== job 1006 ==
==> flow/design.v (excerpt) <==
module axilite(
    input clk, reset, trigger, ARREADY, RVALID, AWREADY, WREADY, BVALID,
    input[4:0] length,
    input[31:0] source_address, destination_address, RDATA,
    output reg done, ARVALID, RREADY, AWVALID, WVALID, BREADY,
    output reg[31:0] ARADDR, AWADDR, WDATA,
    output reg[4:0] r_count, w_count);
Size: about 2400 cells after synthesis, about 220 I/O pins, ~31000 um^2 of cells after synthesis.
make LEC_CHECK=0 CAP_MARGIN=20 CORE_MARGIN=2 CORE_UTILIZATION=40 SLEW_MARGIN=20 finish   # period 3.12 ns
run.sh (not shown) runs the stock make flow with config.mk's settings and CLKGATE_MAP_FILE=.
Changes in job 320 relative to job 1006:
- putting CTS_CLUSTER_SIZE at 47 where nothing was set
- putting SETUP_SLACK_MARGIN at 0.26 where nothing was set
- swapping 40 for 70 in CORE_UTILIZATION
- swapping 3.12 for 1.78 in the clock period (ns, I/O delays scaled along)
### Flow results
Job 320 did not make it past global routing, where a tool error ended it.
Comparing job 320 and job 1006, number of buffers created by CTS is higher on job 1006.
The die used by job 320 is smaller than the one used by job 1006.
Number of unique standard cell types used by synthesis came out exactly the same in job 320 and job 1006.
For the fraction of the core area occupied by cells at floorplan, job 320 came in 30 points higher than job 1006 did.
When job 320 is set beside job 1006, its x dimension of the die turns out to be about 24% smaller.
Compared with job 1006, job 320 shows a lower floorplan core area.
Job 320 vs job 1006 on number of cells in the design after placement: job 320 is the lower one.
Compared with job 1006, height of the chip in job 320 decreased by more than 10%.
[job 320 vs job 1006] cell resize tally after clock tree synthesis: higher in job 320
Re number of buffer cells added on primary ports: no difference whatsoever between job 1006 and job 320.
Input-level comparison between job 9668 and job 320:
- removing CTS_CLUSTER_SIZE (formerly 47)
- removing SETUP_SLACK_MARGIN (formerly 0.26)
- changing CORE_UTILIZATION from 70 to 64
- changing the clock period (ns, I/O delays scaled along) from 1.78 to 2.16
==> comparison <==
As far as maximum root-to-sink buffer count goes, job 9668 and job 320 are indistinguishable; the numbers are identical.
Number of cells upsized or downsized after cts down 384 in job 9668 wrt job 320
For share of flip-flops with an asynchronous set or reset, job 320 and job 9668 come out practically identical.
Job 9668 vs job 320 — vertical die dimension rose about 4.5%.
The higher placeable core region of job 320 and job 9668 is in job 9668.
As the logs show, job 320 stopped at global routing after a tool error, so it never reached the end of the flow.
No crash in job 9668: every stage finished, but the layout fails its final checks due to setup timing.
Against job 320 as the reference, job 9668 delivers a lower number of placed instances, taps included.
Side by side, die size turned out higher in job 9668 than in job 320.
### job 9668 -> job 5667
- swapping 64 for 40 in CORE_UTILIZATION
- swapping 2.16 for 4.0 in the clock period (ns, I/O delays scaled along)
==> results <==
- Job 5667 completed; timing, DRC and antenna clean
- In job 9668 the implementation ran to completion but is not tape-out ready, as the final checks report setup timing.
- Max power in combinational cells across job 5667 and job 9668: job 9668
- Initial detailed-routing violation count (job 5667 / job 9668): 0.72
- Diff job 5667 and job 9668: hold slack higher in job 5667
- Reported for job 5667 and job 9668, worst path buffer plus inverter count turned out identical to the last digit.
- Job 5667 vs job 9668, routing usage on met2 went down by 18 points.
- Side by side, relative contribution of combinational cells to total power turned out lower in job 5667 than in job 9668.
What job 9162 does differently from job 5667 at the input level:
- an added CTS_CLUSTER_DIAMETER of 210
- an added CTS_CLUSTER_SIZE of 15
- a change of CORE_UTILIZATION from 40 to 72
- an added ABC_AREA of 1
- an added SETUP_SLACK_MARGIN of 0.63
- an added PLACE_DENSITY_LB_ADDON of 0.19
- a change of the clock period (ns, I/O delays scaled along) from 4.0 to 4.08
==> results <==
Job 5667 has higher met1 layer wirelength in the final routing than job 9162. In job 9162 relative to job 5667, number of fillers in the final layout had gone down by more than half. Job 5667 → job 9162: width of the die shrank by about 24%, maximum vdd drop grew by 110 uV. Count of clock buffers in the final design, job 9162 and job 5667: lower on job 9162. Delta (job 9162 minus job 5667): post-synthesis adder-cell area fraction essentially unchanged; global routing usage on met2 increased 31 points; register fraction of the total cell area increased 0.96 points. Job 5667 did not stop at any stage, and its layout met the timing, DRC and antenna checks. Job 9162 reached the end of the flow, and the finished layout is clean on the timing, DRC and antenna checks. Compared with job 5667, job 9162 shows a higher detailed-route vias per instance.
[inputs] job 3339 vs job 9162
- ABC_AREA: 1 -> unset
- SETUP_SLACK_MARGIN: 0.63 -> unset
- CTS_CLUSTER_SIZE: 15 -> unset
- CTS_CLUSTER_DIAMETER: 210 -> unset
- PLACE_DENSITY_LB_ADDON: 0.19 -> unset
- CORE_UTILIZATION: 72 -> 67
- the clock period (ns, I/O delays scaled along): 4.08 -> 3.12
### Flow results
As of job 3339, count of clock-net buffers in the final layout had fallen by a few percent compared to job 9162. For the relative slew slack, job 3339 came in 4.2 points lower than job 9162 did. Delta (job 3339 minus job 9162): count of placed standard cells in the final layout, fillers left out moved down, synthesized cell count moved down, design area saw an increase, multiplexer fraction of the synthesized cell area has increased. Note that the per-instance average area after synthesis recorded for job 3339 amounts to 1.5 times the value seen in job 9162. Of the two values seen for capture point of the worst path, fifom.fifo_depth[4] was produced by job 3339 and fifom.fifo_mem[10][2] by job 9162. Changes observed in job 3339 relative to job 9162: global-route wire length before repair -about 17%, utilization dropped 1.4 points. In terms of area taken by flip-flops and latches, job 9162 and job 3339 differ only marginally. When job 3339 is set beside job 9162, its largest net degree at the start of global routing turns out to be 42 smaller.

========
axilite again, from the RTL that the note above started with.
export LEC_CHECK = 0
export CAP_MARGIN = 0
export CELL_PAD_IN_SITES_DETAIL_PLACEMENT = 1
export CELL_PAD_IN_SITES_GLOBAL_PLACEMENT = 2
export CORE_MARGIN = 2
export CORE_UTILIZATION = 21
export GPL_ROUTABILITY_DRIVEN = 0
export GPL_TIMING_DRIVEN = 0
export HOLD_SLACK_MARGIN = 0.11
export MIN_ROUTING_LAYER = met1
export SLEW_MARGIN = 40
create_clock -name core_clock -period 2.05 [get_ports {clk}]
The first run finished but failed the layout checks on negative setup slack.
Rerun with:
CAP_MARGIN = 20   (was 0)
CELL_PAD_IN_SITES_DETAIL_PLACEMENT = unset   (was 1)
CELL_PAD_IN_SITES_GLOBAL_PLACEMENT = unset   (was 2)
CORE_UTILIZATION = 72   (was 21)
GPL_ROUTABILITY_DRIVEN = unset   (was 0)
GPL_TIMING_DRIVEN = unset   (was 0)
HOLD_SLACK_MARGIN = unset   (was 0.11)
MIN_ROUTING_LAYER = unset   (was met1)
PLACE_DENSITY_LB_ADDON = 0.19   (was unset)
SETUP_SLACK_MARGIN = 0.63   (was unset)
SLEW_MARGIN = 20   (was 40)
clock period = 4.08 ns   (was 2.05 ns; I/O delays follow)
Result: The changed run finished clean. Critical path depth fell by 1. Utilization went up by 57 points. Wire length came out lower by 27%. Die size came out lower by 70%. Clock skew falls by 0.041 ns. Count of clock-buffer cells in the layout drops by 33. Setup slack improved by 1.8 ns. Fmax came out lower by 8.8%. Power fell by 55%.
Rerun with:
CORE_UTILIZATION = 31   (was 72)
PLACE_DENSITY_LB_ADDON = unset   (was 0.19)
SETUP_SLACK_MARGIN = unset   (was 0.63)
clock period = 4.12 ns   (was 4.08 ns; I/O delays follow)
- The new run finished clean
- wire length came out lower by 1.6%
- power rises by 5.5%
- area after synthesis is unchanged
- die size grows by 130%
Rerun with:
CORE_UTILIZATION = 72   (was 31)
CTS_CLUSTER_DIAMETER = 389   (was unset)
CTS_CLUSTER_SIZE = 27   (was unset)
HOLD_SLACK_MARGIN = -0.1   (was unset)
TNS_END_PERCENT = 5   (was unset)
clock period = 2.09 ns   (was 4.12 ns; I/O delays follow)
Effect: The changed run ran to the end with violations: negative setup slack. Via count increases by roughly a tenth. Global-route usage increases by 20 points. Clock-buffer cell count decreases by 59. Setup slack is worse by 1.7 ns. Power increases by well over a third. Design area decreases by a few percent. Sequential power increases by well over a third. Cell count decreases by about a fifth. Non-clock buffer count increases by 140. Die size decreases by well over a third. Sequential cell count stays the same.
No activity file was given, so power comes from the tool's default toggle rates.
